## job 2000
==> flow/design.v <==
`timescale 1us / 1ps
module ARTAU(
    input radar_echo,
    input scan_for_target,
    input [31:0] jet_speed,
    input [31:0] max_safe_distance,
    input RST,
    input CLK,
    output reg radar_pulse_trigger,
    output reg [31:0] distance_to_target,
    output reg threat_detected,
    output reg [1:0] ARTAU_state
);
reg [31:0] distance1;   
reg [31:0] distance2;   
reg [11:0] elapsed_time;   
reg have_prev;          
parameter c0 = 300000000;   
parameter radar_pulse_duration = 300;   
parameter max_listen_time = 2000;   
parameter assess_timeout = 3000;   
wire [40:0] echo_product = c0 * elapsed_time;
wire [40:0] echo_distance = echo_product / 2000;
wire [11:0] elapsed_ms = elapsed_time / 1000;
wire [44:0] predicted_distance = distance2 + jet_speed * elapsed_ms;
always @(posedge CLK or posedge RST) begin
    if (RST) begin
        ARTAU_state <= 2'b00;   
        radar_pulse_trigger <= 0;
        distance_to_target <= 0;
        threat_detected <= 0;
        distance1 <= 0;
        elapsed_time <= 0;
        have_prev <= 0;
    end else begin
        case (ARTAU_state)
            2'b00:   
                if (scan_for_target) begin
                    radar_pulse_trigger <= 1;
                    ARTAU_state <= 2'b01;   
                end
            2'b01:   
                if (elapsed_time < radar_pulse_duration) begin
                    radar_pulse_trigger <= 1;
                    elapsed_time <= elapsed_time + 100;   
                end else begin
                    radar_pulse_trigger <= 0;
                    elapsed_time <= 0;
                    ARTAU_state <= 2'b10;   
                end
            2'b10:   
                if (elapsed_time < max_listen_time) begin
                    if (radar_echo) begin
                        distance1 <= distance2;
                        distance2 <= echo_distance[31:0];
                        elapsed_time <= 0;
                        if (have_prev) begin
                            ARTAU_state <= 2'b11;   
                        end else begin
                            have_prev <= 1;
                            radar_pulse_trigger <= 1;
                            ARTAU_state <= 2'b01;   
                        end
                    end else begin
                        elapsed_time <= elapsed_time + 100;
                    end
                end else begin
                    ARTAU_state <= 2'b00;
                    radar_pulse_trigger <= 0;
                    distance_to_target <= 0;
                    threat_detected <= 0;
                    elapsed_time <= 0;
                    have_prev <= 0;
                end
            2'b11:   
                if (elapsed_time < assess_timeout) begin
                    distance_to_target <= distance2;
                    threat_detected <= (predicted_distance < distance1) && distance2 < max_safe_distance;
                    if (scan_for_target) begin
                        radar_pulse_trigger <= 1;
                        elapsed_time <= 0;
                        ARTAU_state <= 2'b01;   
                    end else begin
                        elapsed_time <= elapsed_time + 100;
                    end
                end else begin
                    ARTAU_state <= 2'b00;
                    radar_pulse_trigger <= 0;
                    distance_to_target <= 0;
                    threat_detected <= 0;
                    elapsed_time <= 0;
                    have_prev <= 0;
                end
        endcase
    end
end
endmodule
module ECSU(
    input CLK,
    input RST,
    input thunderstorm,
    input [5:0] wind,
    input [1:0] visibility,
    input signed [7:0] temperature,
    output reg severe_weather,
    output reg emergency_landing_alert,
    output reg [1:0] ECSU_state
);
    parameter ALL_CLEAR = 2'b00;
    parameter CAUTION = 2'b01;
    parameter HIGH_ALERT = 2'b10;
    parameter EMERGENCY = 2'b11;
    reg [1:0] current_state, next_state;
    always @(posedge CLK or posedge RST) begin
        if (RST) begin
            current_state <= ALL_CLEAR;
        end else begin
            current_state <= next_state;
        end
    end
    always @(*) begin
        severe_weather = (current_state == HIGH_ALERT) || (current_state == EMERGENCY);
        emergency_landing_alert = (current_state == EMERGENCY);
        ECSU_state = current_state;
    end
    always @(*) begin
        next_state = current_state;
        case (current_state)
            ALL_CLEAR: begin
                if (wind >= 11 && wind <= 15)  
                    next_state = CAUTION;
                else if (visibility == 2'b01)  
                    next_state = CAUTION;
                else if (thunderstorm || wind > 15 || temperature > 35 || temperature < -35 || visibility == 2'b11) begin
                    next_state = HIGH_ALERT;
                end
            end
            CAUTION: begin
                if (wind <= 10 && visibility == 2'b00)  
                    next_state = ALL_CLEAR;
                else if (thunderstorm || wind > 15 || temperature > 35 || temperature < -35 || visibility == 2'b11) begin
                    next_state = HIGH_ALERT;
                end
            end
            HIGH_ALERT: begin
                if (temperature < -40 || temperature > 40 || wind > 20) begin
                    next_state = EMERGENCY;
                end else if (!thunderstorm && wind <= 10 && temperature >= -35 && temperature <= 35 && visibility != 2'b11) begin
                    next_state = CAUTION;
                end
            end
            EMERGENCY: begin
            end
        endcase
    end
endmodule
`timescale 1us / 1ps
module ICMS(
    input CLK,
    input RST,
    input radar_echo,
    input scan_for_target,
    input [31:0] jet_speed,
    input [31:0] max_safe_distance,
    input [5:0] wind,
    input thunderstorm,
    input [1:0] visibility,
    input signed [7:0] temperature,
    output radar_pulse_trigger,
    output [31:0] distance_to_target,
    output safe_to_engage,
    output threat_detected,
    output emergency_landing_alert,
    output [1:0] ECSU_state,  
    output [1:0] ARTAU_state
);
   wire severe_weather;
   ARTAU artau_inst (
       .radar_echo(radar_echo),
       .scan_for_target(scan_for_target),
       .jet_speed(jet_speed),
       .max_safe_distance(max_safe_distance),
       .RST(RST),
       .CLK(CLK),
       .radar_pulse_trigger(radar_pulse_trigger),
       .distance_to_target(distance_to_target),
       .threat_detected(threat_detected),
       .ARTAU_state(ARTAU_state)
   );
   ECSU ecsu_inst (
       .CLK(CLK),
       .RST(RST),
       .thunderstorm(thunderstorm),
       .wind(wind),
       .visibility(visibility),
       .temperature(temperature),
       .severe_weather(severe_weather),
       .emergency_landing_alert(emergency_landing_alert),
       .ECSU_state(ECSU_state)
   );
   assign safe_to_engage = (threat_detected) && (!severe_weather);
endmodule
Settings: LEC_CHECK=0, ABC_AREA=1, CAP_MARGIN=30, CELL_PAD_IN_SITES_GLOBAL_PLACEMENT=2, CORE_ASPECT_RATIO=1.06, CORE_MARGIN=2, CORE_UTILIZATION=40, CTS_CLUSTER_SIZE=68, SLEW_MARGIN=20, TNS_END_PERCENT=25; clock period 26.8 ns.
run.sh (not shown) runs the stock make flow with config.mk's settings and CLKGATE_MAP_FILE=.
Job 2000 completed every stage of the flow, and the final layout passed the timing, design-rule and antenna checks.
> inputs changed (job 2000 -> job 5023)
Settings: CELL_PAD_IN_SITES_GLOBAL_PLACEMENT no longer set, was 2; CAP_MARGIN now 20, was 30; CTS_CLUSTER_SIZE no longer set, was 68; TNS_END_PERCENT no longer set, was 25; ABC_AREA no longer set, was 1; CORE_ASPECT_RATIO no longer set, was 1.06; the clock period (ns, I/O delays scaled along) now 30.0, was 26.8.
--- outcome ---
- Between job 5023 and job 2000, it is job 5023 whose sequential share of cell area is lower, by 0.73 points.
- In job 5023, the post-synthesis share of cell area spent on and, or, nand and nor gates came out 18 points below the value in job 2000.
- [job 5023 vs job 2000] hold slack: lower in job 5023
- Job 5023 ended up with a higher core utilization than job 2000 did.
- As far as count of buffers inserted at the top-level ports goes, job 2000 and job 5023 are indistinguishable; the numbers are identical.
- Diff job 2000 -> job 5023: fraction of the cycle the final worst path needs saw an increase; final setup slack of the worst path saw a decrease.
- Summary of job 5023 over job 2000: yosys synthesis chip area now sits higher, routed wire length now sits higher.

========
job 5546:
RTL: the design.v shown in full above, as it stands there.
export LEC_CHECK = 0
export ABC_AREA = 1
export CAP_MARGIN = 30
export CELL_PAD_IN_SITES_GLOBAL_PLACEMENT = 2
export CORE_ASPECT_RATIO = 1.06
export CORE_MARGIN = 4
export CORE_UTILIZATION = 40
export CTS_CLUSTER_SIZE = 68
export HOLD_SLACK_MARGIN = -0.1
export MAX_ROUTING_LAYER = met4
export SLEW_MARGIN = 20
export TNS_END_PERCENT = 25
create_clock -name core_clock -period 26.8 [get_ports {CLK}]
Job 5546 finished every stage and its layout cleared the timing, design-rule and antenna checks.
What job 4179 does differently from job 5546 at the input level:
==> flow/config.mk <==
export PLATFORM = sky130hd
export DESIGN_NAME = ICMS
export DESIGN_NICKNAME = ICMS
export VERILOG_FILES = /design/flow/design.v
export SDC_FILE = /design/flow/constraint.sdc
export NUM_CORES = 4
export LEC_CHECK = 0
export ABC_AREA = 1
export CAP_MARGIN = 20
export CORE_MARGIN = 2
export CORE_UTILIZATION = 58
export CTS_CLUSTER_SIZE = 73
export SLEW_MARGIN = 20
==> flow/constraint.sdc <==
create_clock -name core_clock -period 23.5 [get_ports {CLK}]
set_input_delay 4.7000 -clock core_clock [delete_from_list [all_inputs] [get_ports {CLK}]]
set_output_delay 4.7000 -clock core_clock [all_outputs]
set_load 0.01 [all_outputs]
==> results <==
Re fraction of standard cell area in multi-input logic: job 5546 was lower than job 4179. Job 5546 → job 4179: worst slack on hold paths grew by 0.0034 ns, critical-path maximum fanout shrank by 6. Via count of the first global-routing pass is lower on job 4179. On count of cell types in the netlist, job 5546 tracks job 4179 almost exactly. Of job 5546 and job 4179, job 5546 shows the higher clock latency on the worst-skew pair, with job 4179 below it. From job 5546 to job 4179 the numbers moved as follows: max-cap check violation count did not really move; post-detailed-routing wire length went down.
Modified inputs, job 9987 compared to job 4179
diff --git a/flow/config.mk b/flow/config.mk
--- a/flow/config.mk
+++ b/flow/config.mk
@@ -9,5 +9,6 @@
 export CAP_MARGIN = 20
 export CORE_MARGIN = 2
-export CORE_UTILIZATION = 58
+export CORE_UTILIZATION = 66
 export CTS_CLUSTER_SIZE = 73
 export SLEW_MARGIN = 20
+export TNS_END_PERCENT = 5
==> flow/constraint.sdc <==
create_clock -name core_clock -period 19.1 [get_ports {CLK}]
set_input_delay 3.8200 -clock core_clock [delete_from_list [all_inputs] [get_ports {CLK}]]
set_output_delay 3.8200 -clock core_clock [all_outputs]
set_load 0.01 [all_outputs]
Notes after the runs:
The flow for job 9987 finished, though final verification flagged setup timing.
| first-pass GRT wire length | higher: job 9987 |
Diff job 4179 -> job 9987 | post-route standard cell area excluding fillers | increase of about 15%
Job 9987 against job 4179; via count is up by more than 10%.
Job 9987 ended with more routed wire length than job 4179.
Job 9987 vs. job 4179: core utilization shows an increase of 21 points, signed area change from the synthesized netlist to the final layout +18 points, initial core utilization has increased.
In terms of maximum frequency, job 4179 and job 9987 differ only marginally.
Compared with job 4179, job 9987 shows critical path depth higher by 4.

========
## job 9060
Starts from the design.v that is shown in full above.
Settings: LEC_CHECK=0, CAP_MARGIN=20, CORE_MARGIN=2, CORE_UTILIZATION=66, SLEW_MARGIN=20; clock period 24.5 ns.
Job 9060 is listed as incomplete: the tool reported an error in global routing (5_1_grt) and the run ended there.
### job 9060 -> job 2050
# job 9060
export LEC_CHECK = 0
export CAP_MARGIN = 20
export CORE_MARGIN = 2
export CORE_UTILIZATION = 66
export SLEW_MARGIN = 20
create_clock -name core_clock -period 24.5 [get_ports {CLK}]
# job 2050
export LEC_CHECK = 0
export CAP_MARGIN = 20
export CORE_MARGIN = 2
export CORE_UTILIZATION = 67
export CTS_CLUSTER_SIZE = 73
export SETUP_SLACK_MARGIN = 5.0
export SLEW_MARGIN = 20
create_clock -name core_clock -period 30.4 [get_ports {CLK}]
### Flow results
Job 9060 and job 2050: one clean run, job 2050; the rest did not finish clean.
Job 9060 did not make it past global routing (5_1_grt), where a tool error ended it.
Reported for job 2050 and job 9060, yosys stat chip area turned out identical to the last digit.
Flip-flop and latch count after synthesis came out exactly the same in job 2050 and job 9060.
There was hardly any difference in routability congestion estimate from global placement between job 2050 and job 9060.
Comparing job 2050 against job 9060, there is no change at all in share of flip-flops with an asynchronous set or reset.
Job 9060 and job 2050 ended up with roughly the same number of buffers added on ports.
Going from job 9060 to job 2050, the die area was shrunk.
Comparing job 9060 against job 2050, there is no change at all in total clock sinks.
When the final numbers for job 2050 and job 9060 were put side by side, the core utilization at floorplan turned out to be smaller in job 9060.
#### Input delta (job 1209 over job 2050)
# job 2050
export LEC_CHECK = 0
export CAP_MARGIN = 20
export CORE_MARGIN = 2
export CORE_UTILIZATION = 67
export CTS_CLUSTER_SIZE = 73
export SETUP_SLACK_MARGIN = 5.0
export SLEW_MARGIN = 20
create_clock -name core_clock -period 30.4 [get_ports {CLK}]
# job 1209
export LEC_CHECK = 0
export CAP_MARGIN = 20
export CORE_MARGIN = 2
export CORE_UTILIZATION = 71
export SLEW_MARGIN = 20
create_clock -name core_clock -period 29.0 [get_ports {CLK}]
Notes after the runs:
- Compared with job 2050, in job 1209 remaining max-slew budget at the tightest pin shows an increase of 3.9 points; fraction of the cycle the final worst path needs shows an increase of 4.0 points; fraction of met1 tracks used by global routing shows a reduction of 4.4 points.
What job 6766 does differently from job 1209 at the input level:
# job 1209
export LEC_CHECK = 0
export CAP_MARGIN = 20
export CORE_MARGIN = 2
export CORE_UTILIZATION = 71
export SLEW_MARGIN = 20
create_clock -name core_clock -period 29.0 [get_ports {CLK}]
# job 6766
export LEC_CHECK = 0
export CAP_MARGIN = 20
export CORE_MARGIN = 2
export CORE_UTILIZATION = 72
export CTS_CLUSTER_DIAMETER = 396
export SLEW_MARGIN = 20
create_clock -name core_clock -period 15.6 [get_ports {CLK}]
### Flow results
- Job 6766 did not finish: a tool error stopped it during detailed placement (3_5_place_dp).
- From job 1209 to job 6766, synthesized-area fraction occupied by adder cells did not move at all.
- Core outline area, job 6766 vs job 1209: down slightly
- Job 6766 against job 1209: number of cell rows fell 1; average cell area after synthesis saw little to no change.
- Going from job 1209 to job 6766, the die area was shrunk.
- [job 6766] starting utilization of the core area rose 1.4 points relative to job 1209
- Diff job 1209 -> job 6766 | die span in x | decrease of about 0.7%
- Comparing job 6766 against job 1209, there is no change at all in and-or/or-and share of the synthesized area.

========
Starts from the design.v that is shown in full above.
==> flow/config.mk <==
export PLATFORM = sky130hd
export DESIGN_NAME = ICMS
export DESIGN_NICKNAME = ICMS
export VERILOG_FILES = /design/flow/design.v
export SDC_FILE = /design/flow/constraint.sdc
export NUM_CORES = 4
export LEC_CHECK = 0
export CAP_MARGIN = 20
export CELL_PAD_IN_SITES_GLOBAL_PLACEMENT = 0
export CORE_ASPECT_RATIO = 1.54
export CORE_MARGIN = 2
export CORE_UTILIZATION = 51
export CTS_CLUSTER_DIAMETER = 171
export GPL_ROUTABILITY_DRIVEN = 1
export GPL_TIMING_DRIVEN = 0
export HOLD_SLACK_MARGIN = -0.05
export MAX_ROUTING_LAYER = met4
export SETUP_SLACK_MARGIN = 4.19
export SLEW_MARGIN = 5
==> flow/constraint.sdc <==
create_clock -name core_clock -period 30.0 [get_ports {CLK}]
set_input_delay 6.0000 -clock core_clock [delete_from_list [all_inputs] [get_ports {CLK}]]
set_output_delay 6.0000 -clock core_clock [all_outputs]
set_load 0.01 [all_outputs]
The first run ran to the end with no violations.
Edit:
==> flow/config.mk (replaced) <==
export PLATFORM = sky130hd
export DESIGN_NAME = ICMS
export DESIGN_NICKNAME = ICMS
export VERILOG_FILES = /design/flow/design.v
export SDC_FILE = /design/flow/constraint.sdc
export NUM_CORES = 4
export LEC_CHECK = 0
export CAP_MARGIN = 20
export CORE_MARGIN = 2
export CORE_UTILIZATION = 56
export SLEW_MARGIN = 20
==> flow/constraint.sdc (replaced) <==
create_clock -name core_clock -period 23.5 [get_ports {CLK}]
set_input_delay 4.7000 -clock core_clock [delete_from_list [all_inputs] [get_ports {CLK}]]
set_output_delay 4.7000 -clock core_clock [all_outputs]
set_load 0.01 [all_outputs]
Result:
- The changed run finished with setup timing left
- utilization grows by 17 points
- global-route usage grows by 6.0 points
- via count grows by about 16%
- non-clock buffer count grows by 557
- final area grows by about 13%
- final cell count grows by 13%
- die size shrinks by about 9%
- setup slack loses 5.9 ns

========
RTL: the design.v shown in full above, as it stands there.
clock: 16.1 ns
lec_check: 0
abc_area: 1
cap_margin: 20
core_margin: 2
core_utilization: 71
cts_cluster_diameter: 237
cts_cluster_size: 73
max_routing_layer: met4
place_density_lb_addon: 0.05
setup_slack_margin: 4.76
slew_margin: 20
tns_end_percent: 5
The baseline failed in 5_1_grt on ODB-0269.
Edit:
Settings changed: CORE_UTILIZATION 71 to 58, CTS_CLUSTER_SIZE 73 to not set, MAX_ROUTING_LAYER met4 to not set.
Effect: The changed run ran to the end with violations: negative setup slack. Area after synthesis does not change. Synthesized cell count does not change. Die area climbs by about a fifth.
Edit:
Settings changed: ABC_AREA 1 to not set, CORE_UTILIZATION 58 to 40, CTS_CLUSTER_DIAMETER 237 to not set, PLACE_DENSITY_LB_ADDON 0.05 to not set, SETUP_SLACK_MARGIN 4.76 to not set, TNS_END_PERCENT 5 to not set.
Clock period 16.1 ns to 29.0 ns, I/O delays scaled along.
This time the run completed with no timing, DRC or antenna violations.
Maximum frequency fell by a quarter to a third.
Setup slack improves by 5.8 ns.
Global-route usage came out lower by 7.7 points.
Edit:
Settings changed: CORE_UTILIZATION 40 to 58, TNS_END_PERCENT set to 5.
Clock period 29.0 ns to 19.1 ns, I/O delays scaled along.
After rerunning: With this change the flow reached the layout checks and failed them: negative setup slack. Setup slack is worse by 8.4 ns. Register-to-register slack degrades by 8.4 ns. Count of clock-buffer cells in the layout is lower by 1. Fmax grows by a few percent. Design area rose by about a fifth. Via count goes up by about a fifth. Cell count goes up by roughly a tenth.
Edit:
Settings changed: CORE_UTILIZATION 58 to 71, CTS_CLUSTER_SIZE set to 33, TNS_END_PERCENT 5 to not set.
Clock period 19.1 ns to 25.8 ns, I/O delays scaled along.
=>
- The new run reached the layout checks and failed them: negative setup slack
- first-iteration DRC count rises to 2.9 times its value
- setup slack gains 3.6 ns
- clock skew is about the same
- final area goes down by 7.9%
Edit:
Settings changed: CORE_UTILIZATION 71 to 40, CTS_CLUSTER_SIZE 33 to not set, SETUP_SLACK_MARGIN set to 1.25.
Clock period 25.8 ns to 29.0 ns, I/O delays scaled along.
What happened: This time the run produced a clean layout; critical path depth grows by 1; cell count increases by 2.9%; wire length went down by 35%; global-route usage drops by 24 points; synthesized area is unchanged; final area goes down by 7.0%; via count decreases by 24%.
